## ALU_ft
module ALU_ft (
    input              clk,
    input              rst,
    input      [31:0]  A,
    input      [31:0]  B,
    input      [2:0]   ALUControl,
    output reg [31:0]  Result,
    output reg         Zero,
    output reg         Carry,
    output reg         OverFlow,
    output reg         Negative,
    output reg         fault_detected_out
);
    wire [31:0] alu_res;
    wire alu_z, alu_c, alu_v, alu_n;
    ALU u_alu (
        .A(A),
        .B(B),
        .ALUControl(ALUControl),
        .Result(alu_res),
        .Zero(alu_z),
        .Carry(alu_c),
        .OverFlow(alu_v),
        .Negative(alu_n)
    );
    reg [31:0] res_t1;
    reg [31:0] res_t2;
    localparam STAGE1 = 2'b00;
    localparam STAGE2 = 2'b01;
    localparam STAGE3 = 2'b10;
    reg [1:0] state;
    always @(posedge clk or negedge rst) begin
        if (!rst) begin
            state              <= STAGE1;
            fault_detected_out <= 1'b0;
            res_t1             <= 32'b0;
            res_t2             <= 32'b0;
            Result             <= 32'b0;
            Zero               <= 1'b0;
            Carry              <= 1'b0;
            OverFlow           <= 1'b0;
            Negative           <= 1'b0;
        end
        else begin
            case (state)
                STAGE1: begin
                    res_t1 <= alu_res;           
                    fault_detected_out <= 1'b0;
                    state <= STAGE2;
                end
                STAGE2: begin
                    res_t2 <= alu_res;           
                    if (res_t2 == res_t1) begin
                        Result   <= alu_res;
                        Zero     <= alu_z;
  ...
clock: 2.51 ns
lec_check: 0
cap_margin: 30
core_aspect_ratio: 0.5
core_margin: 2
core_utilization: 64
cts_cluster_diameter: 354
cts_cluster_size: 98
place_density: 0.35
setup_slack_margin: 0.56
slew_margin: 30
run.sh (not shown) runs the stock make flow with config.mk's settings and CLKGATE_MAP_FILE=.
The first run did not get past global routing (5_1_grt).
Change:
Settings changed: CORE_ASPECT_RATIO 0.5 to unset, CORE_UTILIZATION 64 to 40, CTS_CLUSTER_DIAMETER 354 to unset, CTS_CLUSTER_SIZE 98 to unset, PLACE_DENSITY 0.35 to unset, SETUP_SLACK_MARGIN 0.56 to unset.
Clock period 2.51 ns to 5.66 ns, I/O delays scaled along.
After rerunning: The new run produced a clean layout; die size is higher by 58%; synthesized area does not change; synthesized cell count is unchanged.
Change:
Settings changed: CORE_UTILIZATION 40 to 64, CTS_CLUSTER_DIAMETER set to 354, CTS_CLUSTER_SIZE set to 98, PLACE_DENSITY set to 0.35, SETUP_SLACK_MARGIN set to 0.4.
Clock period 5.66 ns to 2.51 ns, I/O delays scaled along.
After rerunning:
- With this change the flow aborted during global routing (5_1_grt) (GRT-0116)
- area after synthesis stays the same
- die size came out lower by 37%
- synthesized cell count does not change
Change:
Settings changed: CORE_UTILIZATION 64 to 63, CTS_CLUSTER_DIAMETER 354 to 332, CTS_CLUSTER_SIZE 98 to 100, PLACE_DENSITY 0.35 to unset, SETUP_SLACK_MARGIN 0.4 to unset.
Clock period 2.51 ns to 6.0 ns, I/O delays scaled along.
With this change the flow finished clean; die area came out higher slightly; synthesized cell count does not change; synthesized area is unchanged.
Change:
Settings changed: ABC_AREA set to 1, CORE_UTILIZATION 63 to 60, CTS_CLUSTER_DIAMETER 332 to 298, PLACE_DENSITY set to 0.37, TNS_END_PERCENT set to 10.
Clock period 6.0 ns to 3.31 ns, I/O delays scaled along.
Result:
- Now the flow finished but failed the layout checks on negative setup slack
- power grows by well over a third
- first-iteration DRC count goes up by a few percent
- synthesized area fell by a few percent
- worst hold slack gets worse by 0.23 ns
- setup slack gets worse by 0.25 ns
- sequential share of layout area fell by 1.8 points
- synthesized cell count came out higher by a quarter to a third


Starting RTL as in the previous note.
clock: 6.0 ns
lec_check: 0
cap_margin: 30
core_aspect_ratio: 0.5
core_margin: 2
core_utilization: 60
cts_cluster_diameter: 332
cts_cluster_size: 89
gpl_routability_driven: 0
slew_margin: 30
tns_end_percent: 15
==> next run, changes <==
Settings changed: ABC_AREA set to 1, CELL_PAD_IN_SITES_GLOBAL_PLACEMENT set to 2, CORE_UTILIZATION 60 to 37.
Clock skew barely changes.
Core utilization went down by 27 points.
Via count barely changes.
Final area goes down by 5.5%.
Routed wire length grows by 5.8%.
Synthesized cell count rose by 31%.
Die size goes up by 55%.
Sequential cell count is unchanged.
==> next run, changes <==
Settings changed: ABC_AREA 1 to unset, CAP_MARGIN 30 to 40, CELL_PAD_IN_SITES_DETAIL_PLACEMENT set to 2, CORE_ASPECT_RATIO 0.5 to unset, CORE_UTILIZATION 37 to 40, CTS_CLUSTER_DIAMETER 332 to 212, CTS_CLUSTER_SIZE 89 to unset, GPL_ROUTABILITY_DRIVEN 0 to 1, GPL_TIMING_DRIVEN set to 0, HOLD_SLACK_MARGIN set to 0.25, MIN_ROUTING_LAYER set to met2, SETUP_SLACK_MARGIN set to 1.63, SLEW_MARGIN 30 to 20, TNS_END_PERCENT 15 to 25.
- The changed run did not get past 5_1_grt on GRT-0116
- area after synthesis grows by about 4%
- synthesized cell count shrinks by about 23%
- die size shrinks by about 4%
Power is estimated from default activity; no workload was simulated.
